### flow/config.mk
export PLATFORM = sky130hd
export DESIGN_NAME = apb_dut
export DESIGN_NICKNAME = apb_dut
export VERILOG_FILES = /design/flow/design.v
export SDC_FILE = /design/flow/constraint.sdc
export NUM_CORES = 4
export LEC_CHECK = 0
export CAP_MARGIN = 20
export CORE_MARGIN = 2
export CORE_UTILIZATION = 40
export SETUP_SLACK_MARGIN = -0.07
export SLEW_MARGIN = 20
### flow/constraint.sdc
create_clock -name core_clock -period 4.19 [get_ports {PCLK}]
set_input_delay 0.8380 -clock core_clock [delete_from_list [all_inputs] [get_ports {PCLK}]]
set_output_delay 0.8380 -clock core_clock [all_outputs]
set_load 0.01 [all_outputs]
### flow/design.v
module apb_dut (
  input  wire        PSEL,
  input  wire        PENABLE,
  input  wire [31:0] PADDR,
  input  wire        PWRITE,
  input  wire [31:0] PWDATA,
  input  wire        PCLK,
  input  wire        PRESET,
  output reg  [31:0] PRDATA,
  output reg         PREADY,
  output reg         PSLVERR
);
  parameter IDLE   = 2'b00;
  parameter SETUP  = 2'b01;
  parameter ACCESS = 2'b10;
  reg [1:0] ps, ns;  
  reg [31:0] mem [31:0];  
  reg        mem_we;      
  always @(posedge PCLK) begin
    if (PRESET) begin
      ps <= IDLE;
    end else begin
      ps <= ns;
    end
  end
  always @(posedge PCLK) begin
    if (mem_we) begin
      mem[PADDR[4:0]] <= PWDATA;
    end
  end
  always @(*) begin
    ns      = ps;
    PREADY  = 1'b0;  
    PSLVERR = 1'b0;  
    mem_we  = 1'b0;
    PRDATA  = mem[PADDR[4:0]];
    case (ps)
      IDLE: begin
        if (PSEL == 1'b1 && PENABLE == 1'b0) begin
          ns = SETUP;
        end else begin
          ns = IDLE;
        end
      end
      SETUP: begin
        if (PSEL == 1'b1 && PENABLE == 1'b1) begin
          ns     = ACCESS;
          PREADY = 1'b1;  
          if (PADDR >= 32) begin  
            PSLVERR = 1'b1;
          end else begin
            if (PWRITE) begin
              mem_we = 1'b1;
            end
          end
        end else if (PSEL == 1'b1 && PENABLE == 1'b0) begin
          ns = SETUP;
        end else begin
          ns = IDLE;
        end
      end
      ACCESS: begin
        PREADY = 1'b1;  
        if (PADDR >= 32) begin
          PSLVERR = 1'b1;
        end
        if (PSEL == 1'b1 && PENABLE == 1'b0) begin
          ns = SETUP;
        end else if (PSEL == 1'b0 && PENABLE == 1'b0) begin
          ns = IDLE;
        end else begin
          ns = IDLE;
        end
      end
      default: ns = IDLE;
    endcase
  end
endmodule
### flow/run.sh
#!/bin/bash
# the make line also repeats each setting of config.mk as NAME=value (left out here)
make -C /OpenROAD-flow-scripts/flow DESIGN_CONFIG=/design/flow/config.mk WORK_HOME=/design/flow/orfs CLKGATE_MAP_FILE= finish
==> results of run 1 <==
per-layer routing:
layer	track usage	up-vias	wire length (um)
met5	0	-	19
met1	0.2805	10950	43760
li1	-	9233	-
met3	0.02993	135	6527
met4	0.05425	4	2067
met2	0.3315	732	49010
timing repair:
item	CTS	global route
setup buffers	0	5
pin swaps	0	9
resized	36	33
cloned	1	0
endpoints found under the setup margin	31	21
through the flow:
| step | worst slack (ns) | hold WS (ns) | cell area (sq um) |
|---|---|---|---|
| finish | -0.02677 | 0.5262 | 47480 |
| global route | -0.07565 | 0.5724 | 47470 |
| CTS | -0.1661 | 0.5297 | 47390 |
| detailed placement | -0.3276 | 0.5084 | 43930 |
| global placement | -0.3127 | 0.4703 | 43930 |
| floorplan | -0.4925 | 0.4570 | 39200 |
final cells by class:
class / instances / area, sq um / area share
tap: 1276 / 1597 / 0.03363
timing repair buffer: 335 / 3466 / 0.07300
antenna: 2 / 5.005 / 0.0001054
sequential: 1026 / 30790 / 0.6485
multi-input combinational: 940 / 8303 / 0.1749
clock inverter: 67 / 693.2 / 0.01460
clock buffer: 120 / 2620 / 0.05519
inverter: 1 / 3.754 / 0.00007906
==> reports/qor.csv, run 1 <==
stage,metric,value,unit
placed_design,routability cong.,0.8216,
cts,CTS tree,done,
logic_synthesis,Post-synth EDFFs,1024,
timing,Max Clock Skew,0.04802,ns
logic_synthesis,Post-Synth Simple-Gate Area,0.02701,
power,switching fraction of total power,0.2057,
logic_synthesis,Main synth FF type,edfxtp_1,
logic_synthesis,Post-synth seq share,0.7856,
critical_path,critical path's largest stage delay,0.59,ns
timing,setup violators final,3,
floorplan,Die Width,317.0,um
routing,Routed Antenna Nets,0,
critical_path,Critical Path End,PRDATA[17],
logic_synthesis,Top cell area share,0.7846,
critical_path,element type at the critical path end,output port,
timing,RSZ-0062 raised after global routing,true,
critical_path,Crit. path cell count,9,
run,Tool Warnings,30,
routing,# DRC,0,
global_route,Total Routing Usage GR,0.2013,
timing,fin. max-slew vios,0,
logic_synthesis,yosys stat chip area,39190,sq um
timing,f_max,237.1,MHz
logic_synthesis,Cell Type Count,27,
power,Power per Cell Area,449.5,nW/um^2
critical_path,cells on worst reg2reg path,5,
cells_and_area,Fill cells,7828,
power,switching pwr,4.391,mW
cts,"Reg clk slew, reported paths",0.06,ns
worst_hold_path,worst hold endpoint,ps[1]$_DFF_P_,
placed_design,post-DP HPWL,62170,um
critical_path,worst path cell trace,"clkdlybuf4s50_1, buf_12, or4b_4, buf_12, buf_4, o22ai_1, nor4_2, nand2_1, clkdlybuf4s50_1",
power,Internal,16.95,mW
status,status,failed layout checks,
floorplan,chip area,100500,sq um
placed_design,placed cells,3573,
cts,total CTS buffers,100,
logic_synthesis,mux share,0.1308,
critical_path,Crit path arrival time,3.38,ns
critical_path,crit path buf inv count,5,
critical_path,Reg2Reg Setup Slack,1.59,ns
global_route,number of global-route vias before repair,21150,
cts,# clock sinks,1026,
critical_path,worst-path maximum fanout,20,
critical_path,Reg2Reg Capture Point,mem[5][25]$_DFFE_PP_,
logic_synthesis,largest family of logic cells by area,multiplexers,
timing,worst slew pin tran,1.100,ns
logic_synthesis,Yosys reg bits,1026,
power,Power Clock,8.99,mW
run,# Max-Cap Violations,0,
critical_path,Crit path max-delay family,buffers and inverters,
routing,via-per-instance ratio,5.590,
cts,H-Tree Depth,3,
floorplan,# IOs,103,
timing,Tcrit/Tclk final,1.006,
cts,Clock Latency Late Sink,0.68,ns
critical_path,Critical Path Source Type,input port,
cts,clock buffer depth,3,
power,Reg power frac,0.529,
power,post-layout power,21.34,mW
logic_synthesis,"count leader, synth",edfxtp_1,
logic_synthesis,Syn Inst Count,2099,
timing,Post-Route Setup TNS,-0.04483,ns
power,Comb power,1.06,mW
worst_hold_path,hold path startpoint,ps[2]$_DFF_P_,
critical_path,Critical Path Source,PADDR[0],
power,Peak supply drop,0.3019,mV
routing,initial DRC count,1907,
critical_path,Critical-path top delay cell,or4b_4,
critical_path,CP Class,input port to output port,
worst_hold_path,min-delay worst type,flip-flop to flip-flop,
timing,final hold vios,0,
global_route,largest net degree at the start of global routing,49,
power,Seq. pwr,11.3,mW
logic_synthesis,yosys aoi share,0.04105,
power,top power group,sequential cells,
routing,vias,21060,
logic_synthesis,Adder Area Share,0,
floorplan,die height,317.0,um
timing,post-route setup slack,-0.02677,ns
global_route,first-pass GRT wire length,145800,um
logic_synthesis,post-synthesis cell area,39190,sq um
timing,Max-slew headroom,0.2646,
floorplan,pre-placement core utilization,0.4047,
floorplan,placement row count,114,
logic_synthesis,Yosys Warn Count,1,
logic_synthesis,syn nets,2168,
logic_synthesis,leading area contributor after synthesis,edfxtp_1,
cells_and_area,P&R area growth vs syn,21.14,%
placed_design,Port-buffer cells,102,
cells_and_area,fin cells,3767,
cells_and_area,final core area utilization,0.4902,
routing,per-cell routed wire length,26.92,um
power,Leak,16.71,nW
logic_synthesis,"top cells, area","edfxtp_1 78%, mux2i_1 13%, o22ai_1 4.1%",
cells_and_area,fin nets,2473,
logic_synthesis,synth cell count leaders,"1024 x edfxtp_1, 512 x mux2i_1, 256 x o22ai_1, 71 x buf_2, 69 x nor4_1",
global_route,grt ovf,0,
routing,Post-Route WL,101400,um
cts,root buffer cell,clkbuf_16,
worst_hold_path,hold-critical path depth,2,
timing,minimum clock period,4.217,ns
logic_synthesis,syn_area_per_cell,18.67,sq um
routing,router iterations before antenna repair,6,
logic_synthesis,cell count in the Yosys report,2099,
power,Clock Power Share,0.421,
logic_synthesis,Synth async-reset ratio,0,
cts,Hold Buf Count CTS,0,
critical_path,crit path DRT,3.35,ns
status,Blocking Checks,negative setup slack,
critical_path,RR Startpoint,ps[2]$_DFF_P_,
power,combinational share of power,0.050,
global_route,initial antenna violation count,8,
floorplan,Core Area,96850,sq um
logic_synthesis,area fraction in xor and xnor cells,0,
==> run 2: changes to the inputs <==
Settings changed: CELL_PAD_IN_SITES_DETAIL_PLACEMENT set to 0, CELL_PAD_IN_SITES_GLOBAL_PLACEMENT set to 3, CORE_ASPECT_RATIO set to 0.64, CORE_UTILIZATION 40 to 61, CTS_CLUSTER_SIZE set to 100, GPL_ROUTABILITY_DRIVEN set to 0, MAX_ROUTING_LAYER set to met5, MIN_ROUTING_LAYER set to met1, PLACE_DENSITY_LB_ADDON set to 0.05, SETUP_SLACK_MARGIN -0.07 to 0.83.
Clock period 4.19 ns to 3.17 ns, I/O delays scaled along.
==> reports/qor.csv, run 2 <==
stage,metric,value,unit,change
critical_path,Crit. path cell count,10,,+1
logic_synthesis,syn nets,2168,,unchanged
routing,vias,22850,,+8.5%
power,top power group,sequential cells,,
logic_synthesis,area fraction in xor and xnor cells,0,,unchanged
cells_and_area,final core area utilization,0.7905,,+0.3003
power,Seq. pwr,14.9,mW,+32%
logic_synthesis,"count leader, synth",edfxtp_1,,
status,status,timing/DRC/antenna clean,,
placed_design,Placed Instance Area,44380,sq um,+1.0%
critical_path,Critical Path Source Type,input port,,
critical_path,Crit path max-delay family,buffers and inverters,,
power,Power per Cell Area,555.5,nW/um^2,+24%
cts,# clock sinks,1026,,unchanged
timing,minimum clock period,3.095,ns,
timing,worst hold slack,0.5081,ns,-0.01811 ns
critical_path,crit path DRT,2.54,ns,-0.81 ns
logic_synthesis,Post-synth EDFFs,1024,,unchanged
logic_synthesis,Top cell area share,0.7846,,unchanged
logic_synthesis,Yosys Warn Count,1,,unchanged
logic_synthesis,yosys stat chip area,39190,sq um,unchanged
floorplan,Die Width,320.8,um,+1.2%
global_route,grt ovf,0,,unchanged
power,Comb power,1.70,mW,+60%
logic_synthesis,leading area contributor after synthesis,edfxtp_1,,
logic_synthesis,Main synth FF type,edfxtp_1,,
critical_path,Critical-path top delay cell,or4b_4,,
timing,final hold vios,0,,unchanged
logic_synthesis,Synth async-reset ratio,0,,unchanged
power,combinational share of power,0.061,,+0.011
critical_path,worst path cell trace,"buf_4, buf_6, or4b_4, buf_12, buf_16, o22ai_4, nor4_2, buf_4, nand2_4, buf_6",,
routing,per-cell routed wire length,33.63,um,+25%
cts,"Reg clk slew, reported paths",0.06,ns,about the same
timing,Max-slew headroom,0.2739,,+0.009289
placed_design,pre-CTS WS,-0.9706,ns,-0.6430 ns
logic_synthesis,cell count in the Yosys report,2099,,unchanged
logic_synthesis,mux share,0.1308,,unchanged
timing,fin. max-slew vios,0,,unchanged
cells_and_area,fin cells,3468,,-7.9%
logic_synthesis,Yosys reg bits,1026,,unchanged
global_route,largest net degree at the start of global routing,33,,-33%
cts,CTS tree,done,,
timing,post-route setup slack,0.07451,ns,+0.1013 ns
power,Clock Power Share,0.406,,-0.015
timing,Tcrit/Tclk final,0.9765,,-0.02989
routing,wire length on met1,44980,um,+2.8%
routing,router iterations before antenna repair,5,,-1
timing,setup violators final,0,,-3
floorplan,pre-placement core utilization,0.6153,,+0.2106
floorplan,# IOs,103,,unchanged
logic_synthesis,Syn Inst Count,2099,,unchanged
routing,via-per-instance ratio,6.589,,+18%
floorplan,Core Area,63700,sq um,-34%
routing,Met2 Wirelength,51510,um,+5.1%
cts,Hold Buf Count CTS,0,,unchanged
timing,worst slew pin tran,1.086,ns,-0.01389 ns
cts,clock buffer depth,3,,unchanged
logic_synthesis,Cell Type Count,27,,unchanged
power,switching pwr,5.742,mW,+31%
timing,f_max,323.1,MHz,
routing,# DRC,0,,unchanged
global_route,first-pass GRT wire length,154400,um,+5.9%
cells_and_area,fin nets,2626,,+6.2%
critical_path,cells on worst reg2reg path,7,,+2
critical_path,CP Class,input port to output port,,
critical_path,Critical Path Source,PADDR[3],,
cts,Clock Latency Late Sink,0.66,ns,-0.02 ns
placed_design,Port-buffer cells,102,,unchanged
critical_path,worst-path maximum fanout,8,,-60%
cts,total CTS buffers,90,,-10%
cts,H-Tree Depth,3,,unchanged
power,Power Clock,11.4,mW,+27%
logic_synthesis,Post-Synth Simple-Gate Area,0.02701,,unchanged
power,Peak supply drop,0.5022,mV,+66%
global_route,number of global-route vias before repair,21560,,+2.0%
cells_and_area,Fill cells,3348,,-57%
worst_hold_path,hold-critical path depth,1,,-1
critical_path,element type at the critical path end,output port,,
run,# Max-Cap Violations,0,,unchanged
critical_path,Reg2Reg Capture Point,mem[16][24]$_DFFE_PP_,,
floorplan,placement row count,74,,-35%
routing,met3 wire length,16190,um,+150%
routing,DR top layer,met5,,
power,switching fraction of total power,0.2053,,-0.0004701
power,Leak,18.19,nW,+8.8%
floorplan,die height,206.8,um,-35%
power,Reg power frac,0.533,,+0.004
cells_and_area,Logic area,9311,sq um,+12%
placed_design,placed cells,3204,,-10%
logic_synthesis,Post-synth seq share,0.7856,,unchanged
power,Internal,22.23,mW,+31%
logic_synthesis,syn_area_per_cell,18.67,sq um,unchanged
logic_synthesis,Adder Area Share,0,,unchanged
timing,RSZ-0062 raised after global routing,true,,
cts,root buffer cell,clkbuf_16,,
timing,Max Clock Skew,0.01860,ns,-0.02942 ns
cells_and_area,P&R area growth vs syn,28.48,%,
cells_and_area,Storage cell area,30790,sq um,unchanged
logic_synthesis,synth cell count leaders,"1024 x edfxtp_1, 512 x mux2i_1, 256 x o22ai_1, 71 x buf_2, 69 x nor4_1",,
critical_path,Critical Path End,PRDATA[19],,
worst_hold_path,worst hold endpoint,mem[5][3]$_DFFE_PP_,,
logic_synthesis,post-synthesis cell area,39190,sq um,unchanged
logic_synthesis,largest family of logic cells by area,multiplexers,,
routing,initial DRC count,3435,,+80%
routing,Post-Route WL,116600,um,+15%
cells_and_area,post-route cell area,50360,sq um,+6.1%
run,Tool Warnings,29,,-3.3%
floorplan,chip area,66340,sq um,-34%
logic_synthesis,"top cells, area","edfxtp_1 78%, mux2i_1 13%, o22ai_1 4.1%",,
routing,Routed Antenna Nets,0,,unchanged
placed_design,post-DP HPWL,63870,um,+2.7%
critical_path,RR Startpoint,ps[2]$_DFF_P_,,
logic_synthesis,yosys aoi share,0.04105,,unchanged
critical_path,critical path's largest stage delay,0.61,ns,+0.02 ns
worst_hold_path,min-delay worst type,input port to flip-flop,,
worst_hold_path,hold path startpoint,PWDATA[3],,
critical_path,crit path buf inv count,6,,+1
critical_path,Crit path arrival time,2.46,ns,-0.92 ns
critical_path,Reg2Reg Setup Slack,0.88,ns,-0.71 ns
global_route,Total Routing Usage GR,0.3354,,+0.1341
global_route,initial antenna violation count,5,,-3
[run 2: layer usage]
metal,GRT usage,vias to the layer above
li1,-,9548
met1,0.5043,11580
met2,0.5005,1451
met3,0.08488,265
met4,0.08211,4
met5,0,-
[run 2: final cells by class]
cell class	count	area share
Clock buffer	117	0.04843
Clock inverter	47	0.01185
Inverter	1	0.00007454
Timing Repair Buffer	498	0.1224
Antenna cell	3	0.0001491
Tap cell	836	0.02077
Multi-Input combinational cell	940	0.1849
Sequential cell	1026	0.6114
[run 2: through the flow]
step	TNS (ns)	power, mW
floorplan	0	15.83
global placement	-214.32	16.64
detailed placement	-240.29	16.67
CTS	0	27.94
global route	0	28.64
finish	0	27.97
[run 2: timing repair]
| item | CTS | global route |
|---|---|---|
| pin swaps | 92 | 50 |
| setup buffers | 38 | 27 |
| endpoints found under the hold margin | 0 | 0 |
| cloned | 11 | 21 |
| gates resized | 419 | 109 |
| setup endpoints to repair | 1058 | 507 |
==> run 3: changes to the inputs <==
Settings changed: CELL_PAD_IN_SITES_DETAIL_PLACEMENT 0 to not set, CELL_PAD_IN_SITES_GLOBAL_PLACEMENT 3 to not set, CORE_ASPECT_RATIO 0.64 to not set, CORE_UTILIZATION 61 to 70, CTS_CLUSTER_SIZE 100 to 27, GPL_ROUTABILITY_DRIVEN 0 to not set, MAX_ROUTING_LAYER met5 to not set, MIN_ROUTING_LAYER met1 to not set, PLACE_DENSITY_LB_ADDON 0.05 to not set, SETUP_SLACK_MARGIN 0.83 to 0.62.
Clock period 3.17 ns to 2.33 ns, I/O delays scaled along.
==> reports/qor.csv, run 3 <==
stage,metric,value,unit,change
logic_synthesis,"count leader, synth",edfxtp_1,,
logic_synthesis,Main synth FF type,edfxtp_1,,
logic_synthesis,Post-synth EDFFs,1024,,unchanged
status,Stopped at,global routing,,
floorplan,placement row count,86,,+16%
placed_design,post-DP HPWL,59150,um,-7.4%
global_route,Total Routing Usage GR,0.9025,,
logic_synthesis,post-synthesis cell area,39190,sq um,unchanged
floorplan,# IOs,103,,unchanged
logic_synthesis,syn nets,2168,,unchanged
logic_synthesis,leading area contributor after synthesis,edfxtp_1,,
cts,total CTS buffers,96,,+6.7%
placed_design,routability cong.,0.8306,,
logic_synthesis,Yosys Warn Count,1,,unchanged
placed_design,Port-buffer cells,102,,unchanged
logic_synthesis,largest family of logic cells by area,multiplexers,,
logic_synthesis,area fraction in xor and xnor cells,0,,unchanged
logic_synthesis,mux share,0.1308,,unchanged
placed_design,pre-CTS WS,-1.284,ns,-0.3136 ns
logic_synthesis,syn_area_per_cell,18.67,sq um,unchanged
status,status,did not finish,,
floorplan,Core Area,55200,sq um,-13%
floorplan,Die Width,240.6,um,-25%
logic_synthesis,"top cells, area","edfxtp_1 78%, mux2i_1 13%, o22ai_1 4.1%",,
logic_synthesis,Yosys reg bits,1026,,unchanged
logic_synthesis,Synth async-reset ratio,0,,unchanged
logic_synthesis,Top cell area share,0.7846,,unchanged
logic_synthesis,Post-synth seq share,0.7856,,unchanged
cts,Hold Buf Count CTS,0,,unchanged
cts,H-Tree Depth,3,,unchanged
logic_synthesis,cell count in the Yosys report,2099,,unchanged
logic_synthesis,Post-Synth Simple-Gate Area,0.02701,,unchanged
status,Run Error,[ERROR GRT-0232] Routing congestion too high. Check the congestion heatmap in the GUI.,,
logic_synthesis,Adder Area Share,0,,unchanged
floorplan,die height,240.6,um,+16%
logic_synthesis,Syn Inst Count,2099,,unchanged
logic_synthesis,yosys stat chip area,39190,sq um,unchanged
cts,root buffer cell,clkbuf_16,,
cts,# clock sinks,1026,,unchanged
global_route,grt ovf,678,,
logic_synthesis,synth cell count leaders,"1024 x edfxtp_1, 512 x mux2i_1, 256 x o22ai_1, 71 x buf_2, 69 x nor4_1",,
logic_synthesis,yosys aoi share,0.04105,,unchanged
floorplan,chip area,57900,sq um,-13%
logic_synthesis,Cell Type Count,27,,unchanged
cts,clock buffer depth,3,,unchanged
floorplan,pre-placement core utilization,0.7100,,+0.09475
## run 3: metal layers
layer / overflow / global-route usage
met5: 6 / 0.6481
met4: 254 / 0.9110
met3: 30 / 0.8291
met2: 361 / 0.9924
met1: 27 / 0.8915
## run 3: timing repair
| item | 4_1_cts |
|---|---|
| gates resized | 579 |
| cloned | 48 |
| setup endpoints to repair | 1058 |
| buffers inserted | 98 |
| pin swaps | 105 |
## run 3: per-stage QoR
| step | cell area, sq um | power [mW] | util | instances | setup TNS (ns) |
|---|---|---|---|---|---|
| after floorplan | 39570 | 21.54 | - | 2099 | -520.37 |
| after global placement | 44490 | 22.62 | 0.8059 | 3109 | -665.93 |
| after detailed placement | 44490 | 22.67 | 0.8059 | 3109 | -694.18 |
| after CTS | 51560 | 37.68 | 0.9340 | 3432 | -8.627 |
==> run 4: changes to the inputs <==
Settings changed: CELL_PAD_IN_SITES_DETAIL_PLACEMENT set to 0, CELL_PAD_IN_SITES_GLOBAL_PLACEMENT set to 0, CORE_ASPECT_RATIO set to 0.64, CORE_UTILIZATION 70 to 72, CTS_CLUSTER_SIZE 27 to 100, GPL_ROUTABILITY_DRIVEN set to 1, MAX_ROUTING_LAYER set to met5, MIN_ROUTING_LAYER set to met1, PLACE_DENSITY set to 0.64, SETUP_SLACK_MARGIN 0.62 to 0.44.
Clock period 2.33 ns to 3.17 ns, I/O delays scaled along.
==> reports/qor.csv, run 4 <==
stage,metric,value,unit,change
status,status,failed layout checks,,
status,Blocking Checks,negative setup slack,,
placed_design,placed cells,3122,,+0.42%
power,switching pwr,6.706,mW,
routing,initial DRC count,6125,,
critical_path,CP Class,flip-flop to output port,,
power,Internal,21.84,mW,
logic_synthesis,Yosys Warn Count,1,,unchanged
run,# Max-Cap Violations,0,,
global_route,largest net degree at the start of global routing,33,,
power,Power per Cell Area,555.4,nW/um^2,
logic_synthesis,"top cells, area","edfxtp_1 78%, mux2i_1 13%, o22ai_1 4.1%",,
global_route,initial antenna violation count,3,,
timing,Post-Route Setup TNS,-2.358,ns,
critical_path,Crit path max-delay family,multiplexers,,
critical_path,Crit. path cell count,7,,
cts,clock buffer depth,3,,unchanged
timing,fin. max-slew vios,0,,
timing,worst slew pin tran,0.7747,ns,
cts,root buffer cell,clkbuf_16,,
cts,total CTS buffers,87,,-9.4%
placed_design,Port-buffer cells,102,,unchanged
power,Peak supply drop,0.7866,mV,
timing,setup violators final,16,,
critical_path,Critical Path Source,mem[23][26]$_DFFE_PP_,,
power,Clock Power Share,0.402,,
timing,minimum clock period,3.643,ns,
critical_path,cells on worst reg2reg path,5,,
floorplan,Die Width,295.6,um,+23%
timing,final hold vios,0,,
logic_synthesis,Post-synth EDFFs,1024,,unchanged
logic_synthesis,post-synthesis cell area,39190,sq um,unchanged
placed_design,post-DP HPWL,61600,um,+4.2%
critical_path,Critical Path End,PRDATA[26],,
floorplan,placement row count,68,,-21%
logic_synthesis,yosys aoi share,0.04105,,unchanged
routing,vias,27290,,
logic_synthesis,Top cell area share,0.7846,,unchanged
logic_synthesis,area fraction in xor and xnor cells,0,,unchanged
floorplan,die height,190.7,um,-21%
critical_path,Reg2Reg Capture Point,mem[23][10]$_DFFE_PP_,,
power,Leak,18.35,nW,
logic_synthesis,mux share,0.1308,,unchanged
run,Tool Warnings,33,,
timing,Max-slew headroom,0.4687,,
logic_synthesis,Adder Area Share,0,,unchanged
floorplan,# IOs,103,,unchanged
critical_path,RR Startpoint,ps[2]$_DFF_P_,,
critical_path,crit path buf inv count,3,,
timing,Max Clock Skew,0.01633,ns,
critical_path,worst-path maximum fanout,1,,
cts,"Reg clk slew, reported paths",0.08,ns,
floorplan,chip area,56360,sq um,-2.6%
global_route,first-pass GRT wire length,176700,um,
cells_and_area,Fill cells,1080,,
timing,f_max,274.5,MHz,
critical_path,worst path cell trace,"mux2i_1, o22ai_2, nor4_4, buf_4, nand2_1, buf_4, buf_4",,
logic_synthesis,syn_area_per_cell,18.67,sq um,unchanged
critical_path,element type at the critical path end,output port,,
timing,RSZ-0062 raised after global routing,true,,
logic_synthesis,Synth async-reset ratio,0,,unchanged
routing,router iterations before antenna repair,6,,
power,switching fraction of total power,0.2349,,
routing,# DRC,0,,
cells_and_area,P&R area growth vs syn,31.12,%,
critical_path,Critical Path Source Type,flip-flop,,
critical_path,cell mode on critical path,buf_4,,
power,post-layout power,28.54,mW,
logic_synthesis,Syn Inst Count,2099,,unchanged
floorplan,pre-placement core utilization,0.7277,,+0.01772
cells_and_area,fin nets,2664,,
worst_hold_path,worst hold endpoint,mem[13][19]$_DFFE_PP_,,
cts,Clock Latency Late Sink,0.68,ns,
power,Comb power,2.16,mW,
cts,# clock sinks,1026,,unchanged
timing,Tcrit/Tclk final,1.149,,
global_route,grt ovf,0,,
placed_design,routability cong.,0.9019,,+8.6%
cts,CTS tree,done,,
logic_synthesis,Main synth FF type,edfxtp_1,,
logic_synthesis,synth cell count leaders,"1024 x edfxtp_1, 512 x mux2i_1, 256 x o22ai_1, 71 x buf_2, 69 x nor4_1",,
routing,Routed Antenna Nets,0,,
logic_synthesis,yosys stat chip area,39190,sq um,unchanged
power,top power group,sequential cells,,
logic_synthesis,"count leader, synth",edfxtp_1,,
cells_and_area,final core area utilization,0.9542,,
logic_synthesis,leading area contributor after synthesis,edfxtp_1,,
worst_hold_path,min-delay worst type,input port to flip-flop,,
power,Seq. pwr,14.9,mW,
power,combinational share of power,0.076,,
logic_synthesis,Post-synth seq share,0.7856,,unchanged
worst_hold_path,hold path startpoint,PWDATA[19],,
routing,via-per-instance ratio,8.025,,
power,Reg power frac,0.522,,
worst_hold_path,hold-critical path depth,1,,
logic_synthesis,largest family of logic cells by area,multiplexers,,
placed_design,pre-CTS WS,-0.9509,ns,+0.3332 ns
logic_synthesis,Cell Type Count,27,,unchanged
critical_path,critical path's largest stage delay,0.65,ns,
routing,Post-Route WL,152300,um,
logic_synthesis,syn nets,2168,,unchanged
cells_and_area,fin cells,3401,,
cts,H-Tree Depth,3,,unchanged
critical_path,Critical-path top delay cell,mux2i_1,,
logic_synthesis,Post-Synth Simple-Gate Area,0.02701,,unchanged
routing,per-cell routed wire length,44.79,um,
critical_path,crit path DRT,2.54,ns,
logic_synthesis,Yosys reg bits,1026,,unchanged
global_route,number of global-route vias before repair,25070,,
floorplan,Core Area,53860,sq um,-2.4%
global_route,Total Routing Usage GR,0.4526,,
timing,post-route setup slack,-0.4734,ns,
critical_path,Crit path arrival time,3.01,ns,
power,Power Clock,11.5,mW,
critical_path,Reg2Reg Setup Slack,0.80,ns,
logic_synthesis,cell count in the Yosys report,2099,,unchanged
## run 4: per-layer routing
metal | part of all wire | global-route usage | up-vias
met3 | 0.18 | 0.1211 | 1099
met1 | 0.29 | 0.6055 | 12880
met2 | 0.43 | 0.6909 | 3697
met5 | 0.000085 | 0 | -
met4 | 0.098 | 0.2470 | 2
li1 | - | - | 9613
## run 4: cell type report
cell class | instances | area [sq um] | area share
antenna | 2 | 5.005 | 0.00009739
clock buffer | 111 | 2352 | 0.04577
clock inverter | 47 | 470.5 | 0.009155
inverter | 1 | 3.754 | 0.00007304
multi-input combinational | 940 | 10450 | 0.2033
sequential | 1026 | 30790 | 0.5992
tap | 735 | 919.6 | 0.01790
timing repair buffer | 539 | 6402 | 0.1246
## run 4: what timing repair did
action / in CTS / in global routing
setup endpoints to repair: 303 / 211
pin swaps: 91 / 55
hold buffers: 0 / 0
setup buffers: 64 / 35
resized: 435 / 206
cloned: 16 / 4
## run 4: metrics by stage
stage,hold slack (ns),area [sq um]
after floorplan,0.4570,39570
after global placement,0.4905,44460
after detailed placement,0.4963,44460
after CTS,0.5097,49880
after global routing,0.5428,51380
final,0.5499,51390
==> run 5: changes to the inputs <==
Settings changed: ABC_AREA set to 1, CELL_PAD_IN_SITES_DETAIL_PLACEMENT 0 to not set, CELL_PAD_IN_SITES_GLOBAL_PLACEMENT 0 to not set, CORE_ASPECT_RATIO 0.64 to not set, CORE_UTILIZATION 72 to 69, CTS_CLUSTER_SIZE 100 to 22, GPL_ROUTABILITY_DRIVEN 1 to not set, MAX_ROUTING_LAYER met5 to not set, MIN_ROUTING_LAYER met1 to not set, PLACE_DENSITY 0.64 to not set, PLACE_DENSITY_LB_ADDON set to 0.14, SETUP_SLACK_MARGIN 0.44 to 0.75.
Clock period 3.17 ns to 2.52 ns, I/O delays scaled along.
==> reports/qor.csv, run 5 <==
stage,metric,value,unit,change
routing,initial DRC count,7689,,+26%
global_route,first-pass GRT wire length,202200,um,+14%
floorplan,pre-placement core utilization,0.6935,,-0.03421
logic_synthesis,Top cell area share,0.7225,,-0.06209
power,post-layout power,36.53,mW,+28%
logic_synthesis,Synth async-reset ratio,0,,unchanged
logic_synthesis,Yosys reg bits,1026,,unchanged
critical_path,Critical-path top delay cell,edfxtp_1,,
floorplan,Die Width,252.4,um,-15%
logic_synthesis,Adder Area Share,0,,unchanged
critical_path,critical path's largest stage delay,0.59,ns,-0.06 ns
power,Seq. pwr,18.8,mW,+26%
critical_path,cell mode on critical path,nand2_1,,
logic_synthesis,Syn Inst Count,4100,,+95%
critical_path,cells on worst reg2reg path,10,,+5
floorplan,placement row count,91,,+34%
worst_hold_path,hold-critical path depth,2,,+1
cts,Hold Buf Count CTS,0,,unchanged
critical_path,Reg2Reg Capture Point,mem[20][4]$_DFFE_PP_,,
critical_path,Reg2Reg Setup Slack,0.40,ns,-0.40 ns
timing,RSZ-0062 raised after global routing,true,,
logic_synthesis,mux share,0,,-0.1308
status,status,failed layout checks,,
routing,Post-Route WL,164800,um,+8.2%
logic_synthesis,area fraction in xor and xnor cells,0,,unchanged
power,switching fraction of total power,0.2376,,+0.002650
logic_synthesis,syn nets,4169,,+92%
global_route,grt ovf,0,,unchanged
logic_synthesis,cell count in the Yosys report,4100,,+95%
routing,router iterations before antenna repair,10,,+4
routing,# DRC,0,,unchanged
floorplan,die height,252.4,um,+32%
floorplan,chip area,63690,sq um,+13%
power,Comb power,3.19,mW,+48%
critical_path,Crit path arrival time,2.35,ns,-0.66 ns
cts,H-Tree Depth,3,,unchanged
timing,worst slew pin tran,0.4855,ns,-0.2892 ns
logic_synthesis,Post-synth seq share,0.7234,,-0.06217
logic_synthesis,Cell Type Count,16,,-41%
logic_synthesis,yosys stat chip area,42560,sq um,+8.6%
timing,Tcrit/Tclk final,1.133,,-0.01674
cells_and_area,P&R area growth vs syn,27.20,%,
timing,Max Clock Skew,0.02990,ns,+0.01358 ns
power,Power per Cell Area,674.7,nW/um^2,+21%
timing,post-route setup slack,-0.3341,ns,+0.1392 ns
critical_path,Crit path max-delay family,simple AND/OR/NAND/NOR gates,,
global_route,largest net degree at the start of global routing,49,,+48%
critical_path,crit path buf inv count,1,,-2
logic_synthesis,Post-Synth Simple-Gate Area,0.2547,,+0.2277
worst_hold_path,worst hold endpoint,ps[2]$_DFF_P_,,
placed_design,Port-buffer cells,102,,unchanged
logic_synthesis,Yosys Warn Count,1,,unchanged
critical_path,Critical Path End,PRDATA[17],,
critical_path,element type at the critical path end,output port,,
routing,vias,36050,,+32%
critical_path,RR Startpoint,ps[2]$_DFF_P_,,
logic_synthesis,largest family of logic cells by area,simple AND/OR/NAND/NOR gates,,
global_route,Total Routing Usage GR,0.4439,,-0.008680
cts,CTS tree,done,,
worst_hold_path,hold path startpoint,PENABLE,,
cells_and_area,fin nets,4592,,+72%
power,Clock Power Share,0.399,,-0.003
cts,# clock sinks,1026,,unchanged
run,# Max-Cap Violations,0,,unchanged
logic_synthesis,synth cell count leaders,"2730 x nand2_1, 1024 x edfxtp_1, 117 x nor2_1, 101 x clkbuf_1, 69 x buf_2",,
cts,root buffer cell,clkbuf_16,,
floorplan,# IOs,103,,unchanged
placed_design,post-DP HPWL,73980,um,+20%
power,Power Clock,14.6,mW,+27%
floorplan,Core Area,61370,sq um,+14%
critical_path,Critical Path Source Type,flip-flop,,
power,Reg power frac,0.513,,-0.009
placed_design,routability cong.,0.9043,,+0.27%
cts,clock buffer depth,3,,unchanged
logic_synthesis,yosys aoi share,0.0001176,,-0.04094
critical_path,Critical Path Source,mem[31][17]$_DFFE_PP_,,
critical_path,Crit. path cell count,9,,+2
timing,fin. max-slew vios,0,,unchanged
critical_path,crit path DRT,2.02,ns,-0.52 ns
routing,via-per-instance ratio,6.680,,-17%
global_route,number of global-route vias before repair,33010,,+32%
timing,Max-slew headroom,0.6763,,+0.2076
timing,minimum clock period,2.854,ns,
logic_synthesis,Post-synth EDFFs,1024,,unchanged
logic_synthesis,"count leader, synth",nand2_1,,
cts,total CTS buffers,99,,+14%
timing,Post-Route Setup TNS,-2.688,ns,-0.3296 ns
timing,final hold vios,0,,unchanged
timing,setup violators final,22,,+6
logic_synthesis,"top cells, area","edfxtp_1 72%, nand2_1 24%, nor2_1 1.0%",,
cts,"Reg clk slew, reported paths",0.07,ns,about the same
worst_hold_path,min-delay worst type,input port to flip-flop,,
critical_path,CP Class,flip-flop to output port,,
global_route,initial antenna violation count,5,,+2
routing,per-cell routed wire length,30.55,um,-32%
power,top power group,sequential cells,,
power,switching pwr,8.679,mW,+29%
critical_path,worst-path maximum fanout,1,,unchanged
placed_design,pre-CTS WS,-0.7364,ns,+0.2146 ns
routing,Routed Antenna Nets,0,,unchanged
logic_synthesis,post-synthesis cell area,42560,sq um,+8.6%
critical_path,worst path cell trace,"nand2_1, nand2_1, nand2_1, nand2_1, nand2_1, nand2_1, nor2_2, nand2_2, buf_6",,
power,Internal,27.85,mW,+28%
run,Tool Warnings,30,,-9.1%
power,Peak supply drop,0.6671,mV,-15%
power,Leak,22.64,nW,+23%
power,combinational share of power,0.087,,+0.011
cts,Clock Latency Late Sink,0.71,ns,+0.03 ns
logic_synthesis,leading area contributor after synthesis,edfxtp_1,,
logic_synthesis,syn_area_per_cell,10.38,sq um,-44%
logic_synthesis,Main synth FF type,edfxtp_1,,
status,Blocking Checks,negative setup slack,,
timing,f_max,350.4,MHz,
==> run 5: per-stage QoR <==
step	cells	instance area [sq um]	util	hold slack (ns)
final	5396	54140	0.8822	0.2206
after global routing	5392	54130	0.8820	0.2684
after CTS	5338	52590	0.8569	0.2093
after detailed placement	5077	47730	0.7778	0.5730
after global placement	5077	47730	0.7778	0.5297
after floorplan	4100	42990	-	0.4977
==> run 5: layout make-up <==
type	instances	area (sq um)
flip-flops and latches	1026	30790
multi-input cells	2863	11870
repair buffers	515	7315
fillers	2321	7232
clock buffers	126	2664
well taps	790	988.4
clock inverters	54	397.9
inverters	17	95.09
repair inverters	1	11.26
diodes	4	10.01
==> run 5: timing repair <==
item,in CTS,in global routing
gates resized,351,274
gates cloned,29,26
setup endpoints to repair,1058,1058
setup buffers,52,28
pin swaps,102,156
==> run 5: layer usage <==
layer,vias to the layer above,global-route usage,wire [um]
li1,14180,-,-
met3,1468,0.1133,29570
met5,-,0,165
met2,4122,0.6967,69790
met4,15,0.3270,18960
met1,16260,0.5384,46350
==> run 6: changes to the inputs <==
Settings changed: ABC_AREA 1 to 0, CELL_PAD_IN_SITES_DETAIL_PLACEMENT set to 0, CELL_PAD_IN_SITES_GLOBAL_PLACEMENT set to 3, CORE_ASPECT_RATIO set to 1.92, CORE_UTILIZATION 69 to 58, CTS_CLUSTER_SIZE 22 to 48, GPL_ROUTABILITY_DRIVEN set to 1, MAX_ROUTING_LAYER set to met5, MIN_ROUTING_LAYER set to met1, PLACE_DENSITY_LB_ADDON 0.14 to 0.05, SETUP_SLACK_MARGIN 0.75 to -0.08, SLEW_MARGIN 20 to 25.
Clock period 2.52 ns to 2.96 ns, I/O delays scaled along.
==> reports/qor.csv, run 6 <==
stage,metric,value,unit,change
status,status,failed layout checks,,
status,Blocking Checks,negative setup slack,,
power,Leak,17.68,nW,-22%
logic_synthesis,"count leader, synth",edfxtp_1,,
placed_design,post-DP HPWL,66750,um,-9.8%
logic_synthesis,Post-synth EDFFs,1024,,unchanged
cts,clock buffer depth,3,,unchanged
timing,Max-slew headroom,0.3440,,-0.3324
logic_synthesis,Top cell area share,0.7846,,+0.06209
logic_synthesis,area fraction in xor and xnor cells,0,,unchanged
logic_synthesis,Yosys reg bits,1026,,unchanged
timing,minimum clock period,3.012,ns,
routing,per-cell routed wire length,30.51,um,-0.11%
placed_design,routability cong.,0.8745,,-3.3%
timing,worst hold slack,0.4469,ns,+0.2263 ns
cts,# clock sinks,1026,,unchanged
power,Reg power frac,0.563,,+0.050
cts,CTS tree,done,,
cells_and_area,post-route cell area,49210,sq um,-9.1%
power,Power per Cell Area,575.8,nW/um^2,-15%
timing,final hold vios,0,,unchanged
logic_synthesis,yosys aoi share,0.04105,,+0.04094
cts,root buffer cell,clkbuf_16,,
logic_synthesis,leading area contributor after synthesis,edfxtp_1,,
critical_path,Crit path arrival time,2.42,ns,+0.07 ns
timing,Post-Route Setup TNS,-0.4910,ns,+2.197 ns
power,post-layout power,28.33,mW,-22%
cts,Hold Buf Count CTS,0,,unchanged
timing,setup violators final,18,,-18%
routing,Post-Route WL,105800,um,-36%
run,# Max-Cap Violations,0,,unchanged
floorplan,Die Width,191.6,um,-24%
power,combinational share of power,0.062,,-0.025
logic_synthesis,cell count in the Yosys report,2099,,-49%
critical_path,CP Class,input port to output port,,
critical_path,cells on worst reg2reg path,5,,-5
logic_synthesis,"top cells, area","edfxtp_1 78%, mux2i_1 13%, o22ai_1 4.1%",,
cells_and_area,fin nets,2604,,-43%
critical_path,cell mode on critical path,buf_12,,
global_route,Total Routing Usage GR,0.3105,,-0.1335
critical_path,worst path cell trace,"clkbuf_4, buf_12, or4b_4, buf_12, buf_4, o22ai_4, nor4_4, nand2_2, buf_6",,
worst_hold_path,min-delay worst type,input port to flip-flop,,
critical_path,crit path buf inv count,5,,+4
power,Power Clock,10.6,mW,-27%
global_route,number of global-route vias before repair,22610,,-32%
placed_design,Placed Instance Area,44860,sq um,-6.0%
critical_path,worst-path maximum fanout,9,,+8
cells_and_area,P&R area growth vs syn,25.55,%,
critical_path,element type at the critical path end,output port,,
cts,total CTS buffers,83,,-16%
routing,Routed Antenna Nets,0,,unchanged
logic_synthesis,Synth async-reset ratio,0,,unchanged
power,Comb power,1.76,mW,-45%
floorplan,# IOs,103,,unchanged
logic_synthesis,mux share,0.1308,,+0.1308
timing,post-route setup slack,-0.05207,ns,+0.2821 ns
logic_synthesis,largest family of logic cells by area,multiplexers,,
logic_synthesis,post-synthesis cell area,39190,sq um,-7.9%
routing,router iterations before antenna repair,7,,-3
cells_and_area,Fill cells,4090,,+76%
power,Seq. pwr,16.0,mW,-15%
routing,initial DRC count,1725,,-78%
power,Peak supply drop,0.5605,mV,-16%
power,switching fraction of total power,0.2067,,-0.03085
critical_path,Critical-path top delay cell,or4b_4,,
floorplan,Core Area,67220,sq um,+9.5%
power,Clock Power Share,0.374,,-0.025
global_route,initial antenna violation count,0,,-5
routing,via-per-instance ratio,6.317,,-5.4%
cts,"Reg clk slew, reported paths",0.07,ns,about the same
critical_path,Critical Path Source Type,input port,,
critical_path,Critical Path End,PRDATA[17],,
global_route,first-pass GRT wire length,150600,um,-26%
cts,H-Tree Depth,3,,unchanged
floorplan,placement row count,132,,+45%
routing,antenna cells,0,,-4
critical_path,Crit path max-delay family,simple AND/OR/NAND/NOR gates,,
timing,f_max,332.0,MHz,
critical_path,Crit. path cell count,9,,unchanged
critical_path,Critical Path Source,PADDR[0],,
power,top power group,sequential cells,,
critical_path,critical path's largest stage delay,0.64,ns,+0.05 ns
critical_path,Reg2Reg Capture Point,mem[26][20]$_DFFE_PP_,,
power,switching pwr,5.858,mW,-33%
logic_synthesis,syn nets,2168,,-48%
critical_path,Reg2Reg Setup Slack,0.70,ns,+0.30 ns
power,Internal,22.47,mW,-19%
placed_design,pre-CTS WS,-1.283,ns,-0.5464 ns
global_route,grt ovf,0,,unchanged
worst_hold_path,hold path startpoint,PWDATA[30],,
routing,vias,21910,,-39%
timing,fin. max-slew vios,0,,unchanged
logic_synthesis,Adder Area Share,0,,unchanged
placed_design,Port-buffer cells,102,,unchanged
logic_synthesis,Post-Synth Simple-Gate Area,0.02701,,-0.2277
critical_path,RR Startpoint,ps[2]$_DFF_P_,,
worst_hold_path,worst hold endpoint,mem[8][30]$_DFFE_PP_,,
timing,worst slew pin tran,0.9810,ns,+0.4955 ns
floorplan,pre-placement core utilization,0.5831,,-0.1105
run,Tool Warnings,28,,-6.7%
logic_synthesis,Syn Inst Count,2099,,-49%
cts,Clock Latency Late Sink,0.66,ns,-0.05 ns
timing,Max Clock Skew,0.01825,ns,-0.01165 ns
logic_synthesis,Main synth FF type,edfxtp_1,,
global_route,largest net degree at the start of global routing,33,,-33%
critical_path,crit path DRT,2.37,ns,+0.35 ns
logic_synthesis,Yosys Warn Count,1,,unchanged
worst_hold_path,hold-critical path depth,1,,-1
logic_synthesis,synth cell count leaders,"1024 x edfxtp_1, 512 x mux2i_1, 256 x o22ai_1, 71 x buf_2, 69 x nor4_1",,
logic_synthesis,Post-synth seq share,0.7856,,+0.06217
floorplan,chip area,69780,sq um,+9.6%
logic_synthesis,syn_area_per_cell,18.67,sq um,+80%
logic_synthesis,Cell Type Count,27,,+11
timing,Tcrit/Tclk final,1.018,,-0.1150
logic_synthesis,yosys stat chip area,39190,sq um,-7.9%
routing,# DRC,0,,unchanged
floorplan,die height,364.2,um,+44%
## run 6: timing repair
item,in CTS,in global routing
cloned,3,2
pin swaps,57,25
gates resized,334,48
setup endpoints to repair,32,29
buffers inserted,44,21
## run 6: cell type report
cell class	count	area, sq um	area share
clock buffer	104	2241	0.04554
clock inverter	43	310.3	0.006306
inverter	1	3.754	0.00007628
multi-input combinational	940	9326	0.1895
sequential	1026	30790	0.6257
tap	871	1090	0.02215
timing repair buffer	483	5446	0.1107
## run 6: layer usage
layer,vias to the layer above,routed length [um],global-route usage
met5,-,0,0
li1,9464,-,-
met4,0,5093,0.1504
met2,903,57810,0.5703
met1,11280,36660,0.3534
met3,265,6265,0.04121
## run 6: stage by stage
step                cells  utilization
detailed placement   3271       0.6674
global placement     3271       0.6674
finish               3468       0.7320
CTS                  3452       0.7270
floorplan            2099            -
global route         3468       0.7320
==> run 7: changes to the inputs <==
Settings changed: ABC_AREA 0 to 1, CELL_PAD_IN_SITES_GLOBAL_PLACEMENT 3 to 0, CORE_ASPECT_RATIO 1.92 to 1.03, CORE_UTILIZATION 58 to 72, CTS_CLUSTER_SIZE 48 to 72, GPL_ROUTABILITY_DRIVEN 1 to 0, SETUP_SLACK_MARGIN -0.08 to -0.06, SLEW_MARGIN 25 to 20.
Clock period 2.96 ns to 2.33 ns, I/O delays scaled along.
==> reports/qor.csv, run 7 <==
stage,metric,value,unit,change
global_route,first-pass GRT wire length,186300,um,+24%
timing,f_max,385.1,MHz,
global_route,grt ovf,0,,unchanged
timing,Tcrit/Tclk final,1.114,,+0.09685
logic_synthesis,post-synthesis cell area,42560,sq um,+8.6%
routing,initial DRC count,5800,,+240%
critical_path,Crit. path cell count,14,,+5
logic_synthesis,yosys stat chip area,42560,sq um,+8.6%
critical_path,cells on worst reg2reg path,7,,+2
global_route,largest net degree at the start of global routing,43,,+30%
logic_synthesis,synth cell count leaders,"2730 x nand2_1, 1024 x edfxtp_1, 117 x nor2_1, 101 x clkbuf_1, 69 x buf_2",,
logic_synthesis,Yosys reg bits,1026,,unchanged
cts,total CTS buffers,96,,+16%
logic_synthesis,Post-Synth Simple-Gate Area,0.2547,,+0.2277
routing,via-per-instance ratio,6.458,,+2.2%
floorplan,Core Area,58560,sq um,-13%
power,Clock Power Share,0.394,,+0.020
critical_path,Critical Path Source Type,input port,,
worst_hold_path,min-delay worst type,input port to flip-flop,,
timing,Max Clock Skew,0.03763,ns,+0.01938 ns
timing,minimum clock period,2.597,ns,
power,Comb power,3.36,mW,+91%
critical_path,Reg2Reg Capture Point,mem[16][4]$_DFFE_PP_,,
logic_synthesis,"top cells, area","edfxtp_1 72%, nand2_1 24%, nor2_1 1.0%",,
critical_path,Crit path max-delay family,buffers and inverters,,
logic_synthesis,Adder Area Share,0,,unchanged
placed_design,placed cells,5051,,+54%
cts,Hold Buf Count CTS,0,,unchanged
logic_synthesis,Post-synth seq share,0.7234,,-0.06217
global_route,GRT busiest layer,met2,,
logic_synthesis,Synth async-reset ratio,0,,unchanged
critical_path,Reg2Reg Setup Slack,0.62,ns,-0.08 ns
critical_path,worst-path maximum fanout,8,,-1
run,Tool Warnings,29,,+3.6%
cts,root buffer cell,clkbuf_16,,
logic_synthesis,syn_area_per_cell,10.38,sq um,-44%
logic_synthesis,Yosys Warn Count,1,,unchanged
cells_and_area,fin nets,4526,,+74%
floorplan,die height,250.8,um,-31%
global_route,number of global-route vias before repair,31030,,+37%
cells_and_area,P&R area growth vs syn,24.82,%,
cells_and_area,fin cells,5317,,+53%
floorplan,Die Width,243.6,um,+27%
placed_design,post-DP HPWL,69970,um,+4.8%
logic_synthesis,"count leader, synth",nand2_1,,
cells_and_area,Fill cells,2142,,-48%
global_route,initial antenna violation count,4,,+4
critical_path,cell mode on critical path,nand2_1,,
logic_synthesis,area fraction in xor and xnor cells,0,,unchanged
power,Peak supply drop,0.9566,mV,+71%
power,Reg power frac,0.520,,-0.043
critical_path,Critical Path End,PRDATA[6],,
floorplan,chip area,61070,sq um,-12%
run,# Max-Cap Violations,0,,unchanged
cts,Clock Latency Late Sink,0.70,ns,+0.04 ns
routing,Routed Antenna Nets,0,,unchanged
cts,"Reg clk slew, reported paths",0.06,ns,about the same
timing,worst slew pin tran,0.4394,ns,-0.5416 ns
floorplan,# IOs,103,,unchanged
logic_synthesis,Top cell area share,0.7225,,-0.06209
cells_and_area,final core area utilization,0.9072,,+0.1752
status,status,failed layout checks,,
floorplan,pre-placement core utilization,0.7268,,+0.1438
routing,per-cell routed wire length,27.21,um,-11%
cts,CTS tree,done,,
power,post-layout power,39.04,mW,+38%
timing,post-route setup slack,-0.2667,ns,-0.2146 ns
power,Seq. pwr,20.3,mW,+27%
timing,fin. max-slew vios,0,,unchanged
critical_path,RR Startpoint,ps[2]$_DFF_P_,,
power,switching pwr,9.051,mW,+55%
critical_path,crit path buf inv count,6,,+1
power,combinational share of power,0.086,,+0.024
cts,# clock sinks,1026,,unchanged
cts,clock buffer depth,3,,unchanged
global_route,met1 usage,0.5296,,+0.1762
timing,Max-slew headroom,0.7071,,+0.3631
timing,RSZ-0062 raised after global routing,true,,
timing,setup violators final,31,,+13
timing,Post-Route Setup TNS,-3.900,ns,-3.409 ns
logic_synthesis,Main synth FF type,edfxtp_1,,
placed_design,pre-CTS WS,-0.8699,ns,+0.4129 ns
timing,final hold vios,0,,unchanged
critical_path,Critical Path Source,PADDR[0],,
routing,router iterations before antenna repair,6,,-1
placed_design,Port-buffer cells,102,,unchanged
critical_path,critical path's largest stage delay,0.18,ns,-0.46 ns
routing,# DRC,0,,unchanged
worst_hold_path,hold-critical path depth,2,,+1
worst_hold_path,hold path startpoint,PRESET,,
power,top power group,sequential cells,,
logic_synthesis,leading area contributor after synthesis,edfxtp_1,,
logic_synthesis,syn nets,4169,,+92%
power,Power per Cell Area,734.8,nW/um^2,+28%
logic_synthesis,yosys aoi share,0.0001176,,-0.04094
critical_path,Critical-path top delay cell,buf_16,,
logic_synthesis,Post-synth EDFFs,1024,,unchanged
worst_hold_path,worst hold endpoint,ps[1]$_DFF_P_,,
routing,Post-Route WL,144700,um,+37%
logic_synthesis,mux share,0,,-0.1308
power,Power Clock,15.4,mW,+45%
critical_path,Crit path arrival time,2.13,ns,-0.29 ns
cts,H-Tree Depth,3,,unchanged
logic_synthesis,largest family of logic cells by area,simple AND/OR/NAND/NOR gates,,
critical_path,element type at the critical path end,output port,,
critical_path,CP Class,input port to output port,,
global_route,Total Routing Usage GR,0.4190,,+0.1086
critical_path,worst path cell trace,"buf_16, clkinv_16, buf_16, buf_12, buf_4, nand2_1, nand2_1, nand2_1, nand2_1, nand2_1, nand2_1, nor2_1, nand2_1, clkbuf_2",,
power,switching fraction of total power,0.2319,,+0.02512
floorplan,placement row count,90,,-32%
logic_synthesis,Syn Inst Count,4100,,+95%
logic_synthesis,cell count in the Yosys report,4100,,+95%
status,Blocking Checks,negative setup slack,,
global_route,GR Util met2,0.6775,,+0.1072
power,Leak,22.10,nW,+25%
power,Internal,29.99,mW,+33%
logic_synthesis,Cell Type Count,16,,-41%
global_route,GRT met3 Usage,0.08701,,+0.04580
routing,vias,34340,,+57%
critical_path,crit path DRT,1.86,ns,-0.51 ns
==> run 7: what timing repair did <==
| item | 4_1_cts | 5_1_grt |
|---|---|---|
| buffers inserted | 40 | 20 |
| gates cloned | 17 | 25 |
| gates resized | 264 | 340 |
| endpoints found under the setup margin | 33 | 31 |
| hold endpoints to repair | 0 | 0 |
| pin swaps | 48 | 150 |
==> run 7: metal layers <==
metal,up-vias,part of all wire
met5,-,0.00078
met4,4,0.092
met3,1064,0.15
met2,3531,0.46
met1,15730,0.29
li1,14010,-
==> run 7: metrics by stage <==
step           cell area [sq um]  hold slack [ns]
2_1_floorplan              42770           0.4810
3_3_place_gp               47420           0.5676
3_5_place_dp               47420           0.5623
4_1_cts                    51480           0.3624
5_1_grt                    53120           0.3633
6_report                   53120           0.3565
==> run 7: final cells by class <==
class	instances	area, sq um	area share
timing repair inverter	2	27.53	0.0005181
timing repair buffer	451	6256	0.1178
clock buffer	123	2546	0.04793
clock inverter	50	426.7	0.008031
antenna	3	7.507	0.0001413
sequential	1026	30790	0.5796
tap	782	978.4	0.01842
inverter	17	105.1	0.001978
multi-input combinational	2863	11990	0.2257
==> run 8: changes to the inputs <==
Settings changed: ABC_AREA 1 to not set, CELL_PAD_IN_SITES_DETAIL_PLACEMENT 0 to not set, CELL_PAD_IN_SITES_GLOBAL_PLACEMENT 0 to not set, CORE_ASPECT_RATIO 1.03 to not set, CORE_UTILIZATION 72 to 58, CTS_CLUSTER_SIZE 72 to not set, GPL_ROUTABILITY_DRIVEN 0 to not set, MAX_ROUTING_LAYER met5 to not set, MIN_ROUTING_LAYER met1 to not set, PLACE_DENSITY_LB_ADDON 0.05 to not set, SETUP_SLACK_MARGIN -0.06 to not set.
Clock period 2.33 ns to 2.78 ns, I/O delays scaled along.
==> reports/qor.csv, run 8 <==
stage,metric,value,unit,change
cts,Hold Buf Count CTS,0,,unchanged
logic_synthesis,Yosys Warn Count,1,,unchanged
power,post-layout power,32.10,mW,-18%
routing,initial DRC count,2533,,-56%
timing,fin. max-slew vios,0,,unchanged
critical_path,cell mode on critical path,buf_8,,
power,Seq. pwr,17.0,mW,-16%
logic_synthesis,Post-Synth Simple-Gate Area,0.02701,,-0.2277
cells_and_area,Fill cells,3862,,+80%
logic_synthesis,post-synthesis cell area,39190,sq um,-7.9%
cells_and_area,P&R area growth vs syn,29.77,%,
global_route,number of global-route vias before repair,22150,,-29%
power,top power group,sequential cells,,
routing,Post-Route WL,108600,um,-25%
logic_synthesis,cell count in the Yosys report,2099,,-49%
power,combinational share of power,0.064,,-0.022
global_route,largest net degree at the start of global routing,33,,-23%
logic_synthesis,synth cell count leaders,"1024 x edfxtp_1, 512 x mux2i_1, 256 x o22ai_1, 71 x buf_2, 69 x nor4_1",,
run,Tool Warnings,32,,+10%
critical_path,Critical Path End,PRDATA[4],,
placed_design,pre-CTS WS,-1.112,ns,-0.2418 ns
logic_synthesis,Top cell area share,0.7846,,+0.06209
floorplan,chip area,69670,sq um,+14%
cts,clock buffer depth,3,,unchanged
routing,# DRC,0,,unchanged
critical_path,element type at the critical path end,output port,,
critical_path,crit path buf inv count,7,,+1
logic_synthesis,"count leader, synth",edfxtp_1,,
status,status,failed layout checks,,
floorplan,die height,264.0,um,+5.3%
logic_synthesis,leading area contributor after synthesis,edfxtp_1,,
placed_design,post-DP HPWL,62370,um,-11%
routing,via-per-instance ratio,6.367,,-1.4%
power,Clock Power Share,0.406,,+0.012
timing,post-route setup slack,-0.04421,ns,+0.2224 ns
logic_synthesis,largest family of logic cells by area,multiplexers,,
timing,final hold vios,0,,unchanged
timing,minimum clock period,2.824,ns,
critical_path,cells on worst reg2reg path,5,,-2
logic_synthesis,syn nets,2168,,-48%
critical_path,Crit path arrival time,2.27,ns,+0.14 ns
timing,f_max,354.1,MHz,
power,switching pwr,6.690,mW,-26%
logic_synthesis,Post-synth seq share,0.7856,,+0.06217
power,Reg power frac,0.530,,+0.010
power,Internal,25.41,mW,-15%
critical_path,critical path's largest stage delay,0.27,ns,+0.09 ns
cts,CTS tree,done,,
critical_path,crit path DRT,2.22,ns,+0.36 ns
critical_path,Critical-path top delay cell,nor4_2,,
critical_path,worst path cell trace,"buf_8, buf_6, buf_8, nand4b_1, buf_12, buf_16, buf_4, o22ai_1, nor4_2, nand2_1, buf_2",,
logic_synthesis,Post-synth EDFFs,1024,,unchanged
run,# Max-Cap Violations,0,,unchanged
worst_hold_path,hold path startpoint,PRESET,,
critical_path,Critical Path Source,PADDR[4],,
logic_synthesis,Main synth FF type,edfxtp_1,,
logic_synthesis,syn_area_per_cell,18.67,sq um,+80%
power,switching fraction of total power,0.2084,,-0.02343
status,Blocking Checks,negative setup slack,,
routing,per-cell routed wire length,30.64,um,+13%
critical_path,Crit. path cell count,11,,-3
cts,total CTS buffers,100,,+4.2%
floorplan,placement row count,95,,+5.6%
routing,vias,22570,,-34%
floorplan,pre-placement core utilization,0.5846,,-0.1422
cts,H-Tree Depth,3,,unchanged
logic_synthesis,yosys stat chip area,39190,sq um,-7.9%
cts,# clock sinks,1026,,unchanged
cells_and_area,fin cells,3545,,-33%
floorplan,# IOs,103,,unchanged
power,Power Clock,13.0,mW,-16%
timing,worst slew pin tran,0.4785,ns,+0.03911 ns
worst_hold_path,min-delay worst type,input port to flip-flop,,
logic_synthesis,yosys aoi share,0.04105,,+0.04094
critical_path,Critical Path Source Type,input port,,
logic_synthesis,Adder Area Share,0,,unchanged
logic_synthesis,Synth async-reset ratio,0,,unchanged
timing,setup violators final,3,,-90%
placed_design,placed cells,3256,,-36%
cts,Clock Latency Late Sink,0.65,ns,-0.05 ns
logic_synthesis,area fraction in xor and xnor cells,0,,unchanged
global_route,Total Routing Usage GR,0.3084,,-0.1106
power,Leak,18.22,nW,-18%
timing,Tcrit/Tclk final,1.016,,-0.09854
timing,Post-Route Setup TNS,-0.09216,ns,+3.808 ns
routing,Routed Antenna Nets,0,,unchanged
floorplan,Core Area,67040,sq um,+14%
logic_synthesis,Cell Type Count,27,,+11
logic_synthesis,mux share,0.1308,,+0.1308
critical_path,CP Class,input port to output port,,
worst_hold_path,hold-critical path depth,2,,unchanged
cts,root buffer cell,clkbuf_16,,
power,Comb power,2.05,mW,-39%
timing,Max Clock Skew,0.01217,ns,-0.02546 ns
logic_synthesis,"top cells, area","edfxtp_1 78%, mux2i_1 13%, o22ai_1 4.1%",,
placed_design,Port-buffer cells,102,,unchanged
cts,"Reg clk slew, reported paths",0.06,ns,about the same
timing,RSZ-0062 raised after global routing,true,,
global_route,first-pass GRT wire length,153000,um,-18%
timing,Max-slew headroom,0.6799,,-0.02720
global_route,grt ovf,0,,unchanged
cells_and_area,fin nets,2660,,-41%
critical_path,Crit path max-delay family,buffers and inverters,,
timing,worst hold slack,0.4588,ns,+0.1023 ns
routing,router iterations before antenna repair,5,,-1
global_route,initial antenna violation count,1,,-3
critical_path,Reg2Reg Capture Point,mem[27][9]$_DFFE_PP_,,
logic_synthesis,Syn Inst Count,2099,,-49%
worst_hold_path,worst hold endpoint,ps[1]$_DFF_P_,,
power,Power per Cell Area,631.1,nW/um^2,-14%
critical_path,worst-path maximum fanout,7,,-1
critical_path,Reg2Reg Setup Slack,0.55,ns,-0.07 ns
placed_design,routability cong.,0.8175,,
floorplan,Die Width,264.0,um,+8.4%
critical_path,RR Startpoint,ps[2]$_DFF_P_,,
power,Peak supply drop,0.5790,mV,-39%
logic_synthesis,Yosys reg bits,1026,,unchanged
-- run 8: timing repair --
action                                  4_1_cts  5_1_grt
endpoints found under the setup margin       33       31
hold endpoints to repair                      0        0
pin swaps                                    52       48
setup buffers                                60       48
resized                                     340      170
gates cloned                                  5        3
-- run 8: final cells by class --
cell class	count	area [sq um]	area share
clock inverters	52	395.4	0.007774
well taps	873	1092	0.02148
multi-input cells	940	9764	0.1920
clock buffers	130	2751	0.05410
flip-flops and latches	1026	30790	0.6054
inverters	1	3.754	0.00007380
repair buffers	522	6061	0.1192
diodes	1	2.502	0.00004920
-- run 8: per-stage QoR --
step	util	area, sq um
2_1_floorplan	-	39570
3_3_place_gp	0.6679	44780
3_5_place_dp	0.6679	44780
4_1_cts	0.7395	49570
5_1_grt	0.7586	50860
6_report	0.7587	50860
-- run 8: metal layers --
metal  up-vias  global-route usage  wire [um]
met5         -                   0          0
met4         0              0.1090       3505
met3       196             0.03831       8023
met1     11740              0.4399      44090
li1       9613                   -          -
met2      1026              0.4985      52990
==> run 9: changes to the inputs <==
Settings changed: ABC_AREA set to 1, CORE_UTILIZATION 58 to 72, CTS_CLUSTER_DIAMETER set to 395, CTS_CLUSTER_SIZE set to 10, PLACE_DENSITY set to 0.38, SETUP_SLACK_MARGIN set to 0.66, TNS_END_PERCENT set to 5.
Clock period 2.78 ns to 2.25 ns, I/O delays scaled along.
==> reports/qor.csv, run 9 <==
stage,metric,value,unit,change
status,status,failed layout checks,,
status,Blocking Checks,negative setup slack,,
timing,Max-slew headroom,0.6853,,+0.005401
power,Power per Cell Area,764.5,nW/um^2,+21%
power,Comb power,3.33,mW,+62%
critical_path,Crit. path cell count,9,,-2
placed_design,pre-CTS WS,-0.8868,ns,+0.2249 ns
cts,"Reg clk slew, reported paths",0.06,ns,about the same
timing,fin. max-slew vios,0,,unchanged
global_route,initial antenna violation count,7,,+6
run,# Max-Cap Violations,0,,unchanged
critical_path,Crit path arrival time,2.13,ns,-0.14 ns
power,switching pwr,9.230,mW,+38%
logic_synthesis,synth cell count leaders,"2730 x nand2_1, 1024 x edfxtp_1, 117 x nor2_1, 101 x clkbuf_1, 69 x buf_2",,
critical_path,Reg2Reg Setup Slack,0.31,ns,-0.24 ns
critical_path,CP Class,flip-flop to output port,,
logic_synthesis,Post-Synth Simple-Gate Area,0.2547,,+0.2277
cts,root buffer cell,clkbuf_16,,
timing,worst hold slack,0.3470,ns,-0.1117 ns
routing,Post-Route WL,143100,um,+32%
cts,CTS tree,done,,
critical_path,Critical Path Source Type,flip-flop,,
cts,H-Tree Depth,3,,unchanged
logic_synthesis,cell count in the Yosys report,4100,,+95%
global_route,grt ovf,0,,unchanged
routing,initial DRC count,5616,,+120%
floorplan,die height,247.1,um,-6.4%
timing,Post-Route Setup TNS,-3.986,ns,-3.894 ns
cells_and_area,fin cells,5276,,+49%
floorplan,Die Width,247.1,um,-6.4%
critical_path,RR Startpoint,ps[2]$_DFF_P_,,
routing,Routed Antenna Nets,0,,unchanged
power,Clock Power Share,0.399,,-0.007
placed_design,routability cong.,0.9127,,+12%
critical_path,worst-path maximum fanout,1,,-6
timing,minimum clock period,2.584,ns,
logic_synthesis,Post-synth EDFFs,1024,,unchanged
logic_synthesis,yosys aoi share,0.0001176,,-0.04094
logic_synthesis,Yosys Warn Count,1,,unchanged
timing,RSZ-0062 raised after global routing,true,,
timing,Tcrit/Tclk final,1.148,,+0.1326
logic_synthesis,yosys stat chip area,42560,sq um,+8.6%
floorplan,chip area,61070,sq um,-12%
logic_synthesis,"count leader, synth",nand2_1,,
critical_path,Reg2Reg Capture Point,mem[10][11]$_DFFE_PP_,,
worst_hold_path,hold path startpoint,PRESET,,
worst_hold_path,min-delay worst type,input port to flip-flop,,
critical_path,crit path buf inv count,1,,-6
power,Leak,22.11,nW,+21%
routing,# DRC,0,,unchanged
placed_design,placed cells,5052,,+55%
logic_synthesis,Cell Type Count,16,,-41%
logic_synthesis,post-synthesis cell area,42560,sq um,+8.6%
timing,f_max,387.0,MHz,
logic_synthesis,leading area contributor after synthesis,edfxtp_1,,
logic_synthesis,syn nets,4169,,+92%
cells_and_area,P&R area growth vs syn,24.49,%,
cts,Clock Latency Late Sink,0.68,ns,+0.03 ns
critical_path,Critical Path End,PRDATA[9],,
critical_path,Crit path max-delay family,simple AND/OR/NAND/NOR gates,,
logic_synthesis,Adder Area Share,0,,unchanged
logic_synthesis,Post-synth seq share,0.7234,,-0.06217
timing,worst slew pin tran,0.4721,ns,-0.006407 ns
placed_design,post-DP HPWL,70690,um,+13%
logic_synthesis,syn_area_per_cell,10.38,sq um,-44%
logic_synthesis,Synth async-reset ratio,0,,unchanged
logic_synthesis,Top cell area share,0.7225,,-0.06209
logic_synthesis,"top cells, area","edfxtp_1 72%, nand2_1 24%, nor2_1 1.0%",,
critical_path,element type at the critical path end,output port,,
routing,per-cell routed wire length,27.13,um,-11%
routing,router iterations before antenna repair,10,,+5
timing,post-route setup slack,-0.3341,ns,-0.2899 ns
power,Reg power frac,0.519,,-0.011
global_route,largest net degree at the start of global routing,48,,+45%
cts,clock buffer depth,3,,unchanged
critical_path,critical path's largest stage delay,0.43,ns,+0.16 ns
cells_and_area,fin nets,4551,,+71%
floorplan,pre-placement core utilization,0.7252,,+0.1406
routing,via-per-instance ratio,6.410,,+0.67%
logic_synthesis,mux share,0,,-0.1308
power,top power group,sequential cells,,
global_route,Total Routing Usage GR,0.4445,,+0.1361
timing,setup violators final,32,,+29
critical_path,worst path cell trace,"nand2_2, nand2_4, nand2_4, nand2_4, nand2_2, nand2_1, nor2_1, nand2_2, buf_6",,
logic_synthesis,Syn Inst Count,4100,,+95%
logic_synthesis,area fraction in xor and xnor cells,0,,unchanged
critical_path,Critical Path Source,mem[10][9]$_DFFE_PP_,,
power,Internal,31.28,mW,+23%
power,Peak supply drop,0.6957,mV,+20%
floorplan,# IOs,103,,unchanged
global_route,first-pass GRT wire length,195000,um,+27%
routing,vias,33820,,+50%
power,switching fraction of total power,0.2279,,+0.01942
critical_path,crit path DRT,1.80,ns,-0.42 ns
timing,Max Clock Skew,0.02871,ns,+0.01655 ns
logic_synthesis,Main synth FF type,edfxtp_1,,
placed_design,Port-buffer cells,102,,unchanged
worst_hold_path,worst hold endpoint,ps[2]$_DFF_P_,,
run,Tool Warnings,32,,unchanged
power,Power Clock,16.2,mW,+25%
critical_path,cells on worst reg2reg path,10,,+5
power,Seq. pwr,21.0,mW,+24%
logic_synthesis,largest family of logic cells by area,simple AND/OR/NAND/NOR gates,,
floorplan,Core Area,58690,sq um,-12%
floorplan,placement row count,89,,-6.3%
power,combinational share of power,0.082,,+0.018
timing,final hold vios,0,,unchanged
critical_path,Critical-path top delay cell,edfxtp_1,,
cts,# clock sinks,1026,,unchanged
global_route,number of global-route vias before repair,32460,,+47%
logic_synthesis,Yosys reg bits,1026,,unchanged
worst_hold_path,hold-critical path depth,2,,unchanged
cts,total CTS buffers,112,,+12%
cts,Hold Buf Count CTS,0,,unchanged
run 9: per-stage QoR:
stage / total power, mW / util / area (sq um)
finish: 40.51 / 0.9028 / 52980
global route: 41.24 / 0.9028 / 52980
CTS: 39.83 / 0.8874 / 52080
detailed placement: 24.07 / 0.8107 / 47580
global placement: 24.02 / 0.8107 / 47580
floorplan: 22.66 / - / 42940
run 9: cell type report:
type	count	area, sq um
timing repair buffer	461	6232
clock inverter	6	103.9
inverter	17	97.59
sequential	1026	30790
fill	2176	5702
timing repair inverter	1	8.758
clock buffer	127	2902
multi-input combinational	2863	11880
antenna	2	5.005
tap	773	967.2
run 9: timing repair:
item,4_1_cts,5_1_grt
setup endpoints to repair,1058,1058
buffers inserted,50,9
gates resized,368,195
pin swaps,158,169
cloned,22,8
run 9: per-layer routing:
layer / GRT usage / vias up / routed length (um)
met2: 0.6846 / 3336 / 64640
met5: 0 / - / 46
li1: - / 14020 / -
met4: 0.3168 / 8 / 12560
met1: 0.5557 / 15540 / 42580
met3: 0.1123 / 914 / 23310
Power figures rest on the tool's default switching activity, not on a simulated workload.
